Setup of job 9838:
Design top, start of the top module:
module top(clk, rst, start,i, socin1
  ,socin2
  ,socin3
  ,socin4,
  socout1
  ,socout2
  ,socout3
  ,socout4
  ,outReady);
For scale: about 390 flip-flops, roughly 13 I/O pins, about 20000 sq um of cells after synthesis.
Settings: LEC_CHECK=0, CAP_MARGIN=20, CORE_MARGIN=3, CORE_UTILIZATION=45, GPL_ROUTABILITY_DRIVEN=0, MAX_ROUTING_LAYER=met5, PLACE_DENSITY=0.73, SETUP_SLACK_MARGIN=0.97, SLEW_MARGIN=20, TNS_END_PERCENT=75; clock period 5.59 ns.
run.sh (not shown) runs the stock make flow with config.mk's settings and CLKGATE_MAP_FILE=.
Input-level comparison between job 364 and job 9838:
- PLACE_DENSITY_LB_ADDON: unset -> 0.2
- TNS_END_PERCENT: 75 -> unset
- PLACE_DENSITY: 0.73 -> unset
- MAX_ROUTING_LAYER: met5 -> unset
- GPL_ROUTABILITY_DRIVEN: 0 -> unset
- CORE_UTILIZATION: 45 -> 72
- CORE_MARGIN: 3 -> 2
- SETUP_SLACK_MARGIN: 0.97 -> 0.75
- ABC_AREA: unset -> 1
- CTS_CLUSTER_SIZE: unset -> 31
- the clock period (ns, I/O delays scaled along): 5.59 -> 2.87
Results
In job 364 the implementation completed, yet the final layout does not meet the checks, the culprit being capacitance limit, slew limit, setup timing. Compared job 364 vs job 9838, and cell total in the yosys stat output is up in job 364. Job 364 vs. job 9838: total count of max-transition violations in the final report went up by 3. Summary of job 364 over job 9838: critical path depth +1, met1 track utilization from global routing +26 points, floorplan utilization +27 points. On clock sink count, job 364 and job 9838 are basically level. Against job 9838, job 364 comes in 23 points higher on total routing usage reported by global routing. Number of clock buffers in the layout: job 364 and job 9838 compared, lower one is job 364.
diff inputs: job 364 => job 8761
- swapping 72 for 65 in CORE_UTILIZATION
- clearing ABC_AREA, which used to be 1
- clearing PLACE_DENSITY_LB_ADDON, which used to be 0.2
- clearing CTS_CLUSTER_SIZE, which used to be 31
- clearing SETUP_SLACK_MARGIN, which used to be 0.75
- putting PLACE_DENSITY at 0.6 where nothing was set
- swapping 2.87 for 2.67 in the clock period (ns, I/O delays scaled along)
==> results <==
- Job 8761 finished all stages; layout check result: FAIL, due to setup timing.
- Compared job 8761 vs job 364, and post-synthesis compound-gate area fraction is up in job 8761.
- For chip area, dividing the value from job 8761 by the value from job 364 gives 1.07.
- Job 8761 ends up with higher number of CTS-inserted buffers than job 364 does.
- Between job 364 and job 8761, the final cell count is lower for job 8761.
- Job 8761 ended up with met4 as its highest layer used for signal routing; job 364 ended up with met5.
- [compare] base=job 364 new=job 8761: share of the final layout cell area in multi-input gates did not really move; maximum frequency now smaller.
Relative to job 8761, the following input files were edited for job 9827:
- CORE_UTILIZATION: 65 -> 40
- the clock period (ns, I/O delays scaled along): 2.67 -> 5.0
Results
Job 9827 | stages: all done | timing, DRC, antenna: all pass. Total placed cells including tap cells for job 9827 is higher than for job 8761. Total wirelength of the detailed-routed design improves in job 9827 relative to job 8761. Post-cts repair resize count in job 9827 vs job 8761: down 36. For the final cell count, job 9827 came in 87 higher than job 8761 did. Slew at the pin with the worst max-slew slack ends up higher on job 9827. In the flow results for job 9827 and job 8761, the global-route usage is smaller on job 9827. Cell area | job 9827 vs job 8761 | job 9827 smaller. Looking at multi-input logic portion of the cell area, job 9827 sits above job 8761.
Here is what was changed in the inputs of job 2971 compared with job 9827.
- an added GPL_TIMING_DRIVEN of 0
- an added GPL_ROUTABILITY_DRIVEN of 0
- a change of CORE_UTILIZATION from 40 to 48
- an added CORE_ASPECT_RATIO of 0.73
- an added CTS_CLUSTER_DIAMETER of 381
--- outcome ---
- A layer carrying the most global-route usage of met2 is what job 9827 shows, while met1 belongs to job 2971.
- The higher detailed-route vias per instance of job 2971 and job 9827 is in job 2971.
- Job 2971 vs job 9827 — final cell count dropped by a few percent
- Changes observed in job 2971 relative to job 9827: fraction of met3 tracks used by global routing higher; final critical delay including setup and external delays higher; worst setup slack lower.
- For the routed wire length, job 2971 came in 13% higher than job 9827 did.

* * *

top again, from the RTL that the note above started with.
clock: 3.33 ns
lec_check: 0
abc_area: 1
cap_margin: 20
core_margin: 2
core_utilization: 72
place_density_lb_addon: 0.2
slew_margin: 20
The first run completed and failed the layout checks on negative setup slack.
Next try:
Settings changed: CTS_CLUSTER_DIAMETER set to 188, CTS_CLUSTER_SIZE set to 14.
Clock period 3.33 ns to 2.93 ns, I/O delays scaled along.
Outcome: The changed run finished but fails on negative setup slack; non-clock buffer count grows by 24; die area does not change; critical path depth grows by 6; worst hold slack gains 0.011 ns; via count shrinks by 0.54%; global-route usage shrinks by 1.4 points; clock-buffer cell count shrinks by 4.
Next try:
Settings changed: ABC_AREA 1 to unset, CTS_CLUSTER_DIAMETER 188 to unset, CTS_CLUSTER_SIZE 14 to 24, PLACE_DENSITY_LB_ADDON 0.2 to unset.
Clock period 2.93 ns to 3.89 ns, I/O delays scaled along.
The new run finished but fails on negative setup slack.
Final cell count falls by 21%.
First-iteration DRC count falls by 36%.
Clock skew falls by 0.0095 ns.
Critical path depth falls by 5.
Setup slack improved by 0.61 ns.
Wire length falls by 12%.
Core utilization falls by 1.5 points.
Final area falls by 5.2%.
Next try:
Settings changed: ABC_AREA set to 1, PLACE_DENSITY_LB_ADDON set to 0.17, SETUP_SLACK_MARGIN set to 0.45.
The new run ran to the end with violations: negative setup slack.
Worst setup slack is better by 0.38 ns.
Sequential cell count does not change.
Via count grows by 19%.
Cell count grows by 24%.

* * *

Starting RTL as in the previous note.
==> flow/design.v (excerpt) <==
module top(clk, rst, start,i, socin1
  ,socin2
  ,socin3
  ,socin4,
  socout1
  ,socout2
  ,socout3
  ,socout4
  ,outReady);
export LEC_CHECK = 0
export ABC_AREA = 1
export CAP_MARGIN = 20
export CORE_ASPECT_RATIO = 1.41
export CORE_MARGIN = 2
export CORE_UTILIZATION = 72
export CTS_CLUSTER_DIAMETER = 329
export CTS_CLUSTER_SIZE = 10
export PLACE_DENSITY = 0.37
export SETUP_SLACK_MARGIN = 0.48
export SLEW_MARGIN = 0
create_clock -name core_clock -period 2.67 [get_ports {clk}]
The first run completed, yet does not pass: setup timing.
Next try:
- CORE_ASPECT_RATIO: 1.41 -> default
- CTS_CLUSTER_DIAMETER: 329 -> default
- CTS_CLUSTER_SIZE: 10 -> 26
- PLACE_DENSITY: 0.37 -> default
- PLACE_DENSITY_LB_ADDON: default -> 0.2
- SETUP_SLACK_MARGIN: 0.48 -> default
- SLEW_MARGIN: 0 -> 20
- clock period: 2.67 -> 4.05 ns (I/O delays scaled with it)
Outcome:
- The new run finished with setup timing left
- hold slack gains 15 ps
- register-to-register slack gains 1600 ps
- maximum frequency goes up by a few percent
- cell count shrinks by a few percent
- utilization came out lower by 5.6 points
- sequential share of layout area goes up by 2.5 points
- final area falls by a few percent
- area after synthesis does not change
Next try:
- ABC_AREA: 1 -> default
- CORE_UTILIZATION: 72 -> 40
- CTS_CLUSTER_SIZE: 26 -> default
- PLACE_DENSITY: default -> 0.6
- PLACE_DENSITY_LB_ADDON: 0.2 -> default
- clock period: 4.05 -> 3.0 ns (I/O delays scaled with it)
Effect: The new run completed and failed the layout checks on setup timing. Via count decreases by 19%. Synthesized area falls by 3.5%. Synthesized cell count drops by 23%. Clock skew hardly moves. Non-clock buffer count grows by 69. Final cell count came out lower by 7.1%. Critical path depth does not change. Global-route usage went down by 19 points.
Next try:
- clock period: 3.0 -> 4.81 ns (I/O delays scaled with it)
The changed run passed the timing, design-rule and antenna checks.
Maximum frequency drops by 6.1%.
Worst setup slack improved by 1500 ps.
Clock-buffer cell count climbs by 8.
Register-to-register slack improved by 1500 ps.

* * *

== run 1 ==
top again, from the RTL that the note above started with.
clock: 4.6 ns
lec_check: 0
abc_area: 1
cap_margin: 30
cell_pad_in_sites_global_placement: 2
core_aspect_ratio: 0.64
core_margin: 2
core_utilization: 69
cts_cluster_size: 82
gpl_timing_driven: 1
hold_slack_margin: -0.0
max_routing_layer: met4
min_routing_layer: met2
place_density_lb_addon: 0.25
slew_margin: 25
tns_end_percent: 50
Run 1 | ERROR | 3_1_place_gp_skip_io
The following lists how run 2 was set up differently from run 1:
Settings: clearing MIN_ROUTING_LAYER, which used to be met2; swapping 25 for 20 in SLEW_MARGIN; swapping 30 for 15 in CAP_MARGIN; swapping 69 for 72 in CORE_UTILIZATION; swapping 0.25 for 0.26 in PLACE_DENSITY_LB_ADDON; clearing MAX_ROUTING_LAYER, which used to be met4; clearing CELL_PAD_IN_SITES_GLOBAL_PLACEMENT, which used to be 2; swapping 82 for 72 in CTS_CLUSTER_SIZE; clearing TNS_END_PERCENT, which used to be 50; clearing GPL_TIMING_DRIVEN, which used to be 1; swapping 4.6 for 2.97 in the clock period (ns, I/O delays scaled along).
--- outcome ---
- As the logs show, run 1 stopped at 3_1_place_gp_skip_io after a tool error, so it never reached the end of the flow.
- Run 2 finished all stages; layout check result: FAIL, due to negative setup slack.
- As far as synthesized cell count goes, run 2 and run 1 are indistinguishable; the numbers are identical.
- Post-synth tally of flip-flops with integrated enable: run 1 vs run 2 identical
- Re floorplan die width: run 1 and run 2 aren't equal, and the higher value belongs to run 1.
- From run 2 to run 1, mean post-synth cell area did not move at all.
- Run 1 → run 2: combined area of all synthesized cells about even; chip area estimate from yosys synthesis about even; pre-placement core utilization rose 2.9 points; site row count fell 1.
- Summary: standard cell core area, run 2 better than run 1
- Diff run 1 -> run 2 | height of the die | decrease of 2.9 um
- Between run 1 and run 2, the floorplan die area is higher for run 1.
#### Input delta (run 3 over run 2)
Settings: a deleted PLACE_DENSITY_LB_ADDON that had been 0.26; an added PLACE_DENSITY of 0.35; a change of ABC_AREA from 1 to 0; an added SETUP_SLACK_MARGIN of 0.85.
==> comparison <==
Final checks on run 3, whose flow otherwise completed, came back failing, citing negative setup slack. Diff run 2 -> run 3: final worst slack now smaller, final worst hold slack +17 ps. Run 2 → run 3: logic gate fraction of the total cell area went up; number of cells in the finished layout apart from fillers fell 17%.
Inputs modified between run 3 and run 4:
Settings: CAP_MARGIN now 20, was 15; SETUP_SLACK_MARGIN no longer set, was 0.85; CTS_CLUSTER_SIZE no longer set, was 72; HOLD_SLACK_MARGIN no longer set, was -0.0; CORE_ASPECT_RATIO no longer set, was 0.64; PLACE_DENSITY now 0.4, was 0.35; ABC_AREA no longer set, was 0; the clock period (ns, I/O delays scaled along) now 2.67, was 2.97.
==> comparison <==
- In run 4 the implementation ran to completion but is not tape-out ready, as the final checks report negative setup slack.
- Between run 3 and run 4, final cell count decreased.
- Going from run 3 to run 4, setup slack saw an increase; number of clock-tree buffers in the layout higher; count of inserted antenna diode cells down 4.
